==> flow/design.v (excerpt) <==
module colour_change #
(
    parameter DATA_WIDTH = 24  
)
(
    input  wire                   clk,
    input  wire                   n_rst,
    input  wire [DATA_WIDTH-1:0] i_vid_data,
    input  wire                  i_vid_hsync,
    input  wire                  i_vid_vsync,
    input  wire                  i_vid_VDE,
    output reg [DATA_WIDTH-1:0] o_vid_data,
    output reg                  o_vid_hsync,
    output reg                  o_vid_vsync,
    output reg                  o_vid_VDE,
    input wire [3:0] btn,
    input wire [3:0] sw,
    output wire [3:0] led 
);
 assign led = 4'd0;
 wire [23:0] out1, out2,out3;
   wire hsync, vsync, vde, hsync2, vsync2, vde2, hsync3, vsync3, vde3;
   always@* begin
       case(sw)
           4'd1:begin o_vid_data=out1;
           o_vid_hsync = hsync;
           o_vid_vsync = vsync;
           o_vid_VDE = vde;
           end
           4'd2: begin 
            o_vid_data=out2;
            o_vid_hsync = hsync2;
            o_vid_vsync = vsync2;
            o_vid_VDE = vde2;
           end
           4'd3: begin 
           o_vid_data=out3;
           o_vid_hsync = hsync3;
           o_vid_vsync = vsync3;
           o_vid_VDE = vde3;
          end
          default: begin
           o_vid_data=i_vid_data;
           o_vid_hsync = i_vid_hsync;
           o_vid_vsync = i_vid_vsync;
  ...
For scale: roughly 3100 cells after synthesis, about 180 flip-flops, roughly 68 I/O pins, ~26000 µm² of cells after synthesis.
Settings: LEC_CHECK=0, ABC_AREA=0, CAP_MARGIN=20, CELL_PAD_IN_SITES_DETAIL_PLACEMENT=2, CORE_ASPECT_RATIO=1.64, CORE_MARGIN=7, CORE_UTILIZATION=46, CTS_CLUSTER_DIAMETER=398, GPL_ROUTABILITY_DRIVEN=0, GPL_TIMING_DRIVEN=0, MIN_ROUTING_LAYER=met2, PLACE_DENSITY_LB_ADDON=0.29, SETUP_SLACK_MARGIN=2.19, SLEW_MARGIN=5, TNS_END_PERCENT=85; clock period 10.1 ns.
run.sh (not shown) runs the stock make flow with config.mk's settings and CLKGATE_MAP_FILE=.
The baseline ended with an error in clock tree synthesis (4_1_cts).
Next try:
==> flow/config.mk (replaced) <==
export PLATFORM = sky130hd
export DESIGN_NAME = colour_change
export DESIGN_NICKNAME = colour_change
export VERILOG_FILES = /design/flow/design.v
export SDC_FILE = /design/flow/constraint.sdc
export NUM_CORES = 4
export LEC_CHECK = 0
export CAP_MARGIN = 20
export CORE_MARGIN = 2
export CORE_UTILIZATION = 65
export SLEW_MARGIN = 20
==> flow/constraint.sdc (replaced) <==
create_clock -name core_clock -period 15.8 [get_ports {clk}]
set_input_delay 3.1600 -clock core_clock [delete_from_list [all_inputs] [get_ports {clk}]]
set_output_delay 3.1600 -clock core_clock [all_outputs]
set_load 0.01 [all_outputs]
Now the flow passed the timing, DRC and antenna checks.
Die area is lower by a quarter to a third.
Area after synthesis does not change.
Synthesized cell count stays the same.
Next try:
--- a/flow/config.mk
+++ b/flow/config.mk
@@ -6,6 +6,7 @@
 export NUM_CORES = 4
 export LEC_CHECK = 0
+export ABC_AREA = 1
 export CAP_MARGIN = 20
 export CORE_MARGIN = 2
-export CORE_UTILIZATION = 65
+export CORE_UTILIZATION = 72
 export SLEW_MARGIN = 20
==> flow/constraint.sdc (replaced) <==
create_clock -name core_clock -period 22.0 [get_ports {clk}]
set_input_delay 4.4000 -clock core_clock [delete_from_list [all_inputs] [get_ports {clk}]]
set_output_delay 4.4000 -clock core_clock [all_outputs]
set_load 0.01 [all_outputs]
Outcome: Die size decreases by about 16%. Worst setup slack gains 4.6 ns. Area after synthesis decreases by about 7.5%. Critical path depth increases by 7. Non-clock buffer count decreases by 141.
Next try:
--- a/flow/config.mk
+++ b/flow/config.mk
@@ -10,3 +10,6 @@
 export CORE_MARGIN = 2
 export CORE_UTILIZATION = 72
+export CTS_CLUSTER_DIAMETER = 184
+export CTS_CLUSTER_SIZE = 98
+export PLACE_DENSITY = 0.39
 export SLEW_MARGIN = 20
==> flow/constraint.sdc (replaced) <==
create_clock -name core_clock -period 12.7 [get_ports {clk}]
set_input_delay 2.5400 -clock core_clock [delete_from_list [all_inputs] [get_ports {clk}]]
set_output_delay 2.5400 -clock core_clock [all_outputs]
set_load 0.01 [all_outputs]
With this change the flow reached the layout checks and failed them: setup timing.
Count of clock-buffer cells in the layout stays the same.
Wire length increases by 34%.
Cell count increases by 6.1%.
Synthesized area stays the same.
Critical path depth decreases by 3.
Sequential cell count does not change.
Next try:
==> flow/config.mk (replaced) <==
export PLATFORM = sky130hd
export DESIGN_NAME = colour_change
export DESIGN_NICKNAME = colour_change
export VERILOG_FILES = /design/flow/design.v
export SDC_FILE = /design/flow/constraint.sdc
export NUM_CORES = 4
export LEC_CHECK = 0
export CAP_MARGIN = 20
export CORE_MARGIN = 2
export CORE_UTILIZATION = 65
export SLEW_MARGIN = 20
==> flow/constraint.sdc (replaced) <==
create_clock -name core_clock -period 14.9 [get_ports {clk}]
set_input_delay 2.9800 -clock core_clock [delete_from_list [all_inputs] [get_ports {clk}]]
set_output_delay 2.9800 -clock core_clock [all_outputs]
set_load 0.01 [all_outputs]
With this change the flow produced a clean layout.
Synthesized area grows by 8.1%.
Global-route usage decreases by 0.38 points.
Routed wire length went down by 0.62%.
Utilization went down by 12 points.
Worst setup slack gains 1.2 ns.
Die size is higher by 19%.
Via count came out higher by 4.2%.
Final area rose by 3.0%.

Starting RTL as in the previous note.
Settings: LEC_CHECK=0, ABC_AREA=0, CAP_MARGIN=0, CELL_PAD_IN_SITES_DETAIL_PLACEMENT=1, CELL_PAD_IN_SITES_GLOBAL_PLACEMENT=1, CORE_MARGIN=2, CORE_UTILIZATION=47, CTS_CLUSTER_DIAMETER=369, GPL_ROUTABILITY_DRIVEN=0, MIN_ROUTING_LAYER=met2, PLACE_DENSITY_LB_ADDON=0.04, SETUP_SLACK_MARGIN=5.0, SLEW_MARGIN=20, TNS_END_PERCENT=70; clock period 29.6 ns.
==> next run, changes <==
Settings changed: ABC_AREA 0 to default, CAP_MARGIN 0 to 20, CELL_PAD_IN_SITES_DETAIL_PLACEMENT 1 to default, CELL_PAD_IN_SITES_GLOBAL_PLACEMENT 1 to default, CORE_UTILIZATION 47 to 66, CTS_CLUSTER_DIAMETER 369 to default, GPL_ROUTABILITY_DRIVEN 0 to default, MIN_ROUTING_LAYER met2 to default, PLACE_DENSITY_LB_ADDON 0.04 to default, SETUP_SLACK_MARGIN 5.0 to 3.89, TNS_END_PERCENT 70 to default.
Clock period 29.6 ns to 14.9 ns, I/O delays scaled along.
Effect: With this change the flow ran to the end with violations: capacitance limit, slew limit, setup timing; via count fell by 5.0%; core utilization grows by 41 points; cell count goes up by 6.5%; non-clock buffer count is higher by 477.
==> next run, changes <==
Settings changed: ABC_AREA from default to 1, CORE_UTILIZATION 66 to 72, SETUP_SLACK_MARGIN 3.89 to default.
Clock period 14.9 ns to 13.4 ns, I/O delays scaled along.
Effect: With this change the flow passed the timing, DRC and antenna checks; non-clock buffer count falls by 364; core utilization falls by 8.6 points; worst hold slack improved by 0.012 ns; die area falls by about a fifth; design area falls by about a fifth; area after synthesis falls by a little under a tenth; wire length falls by well over a third.
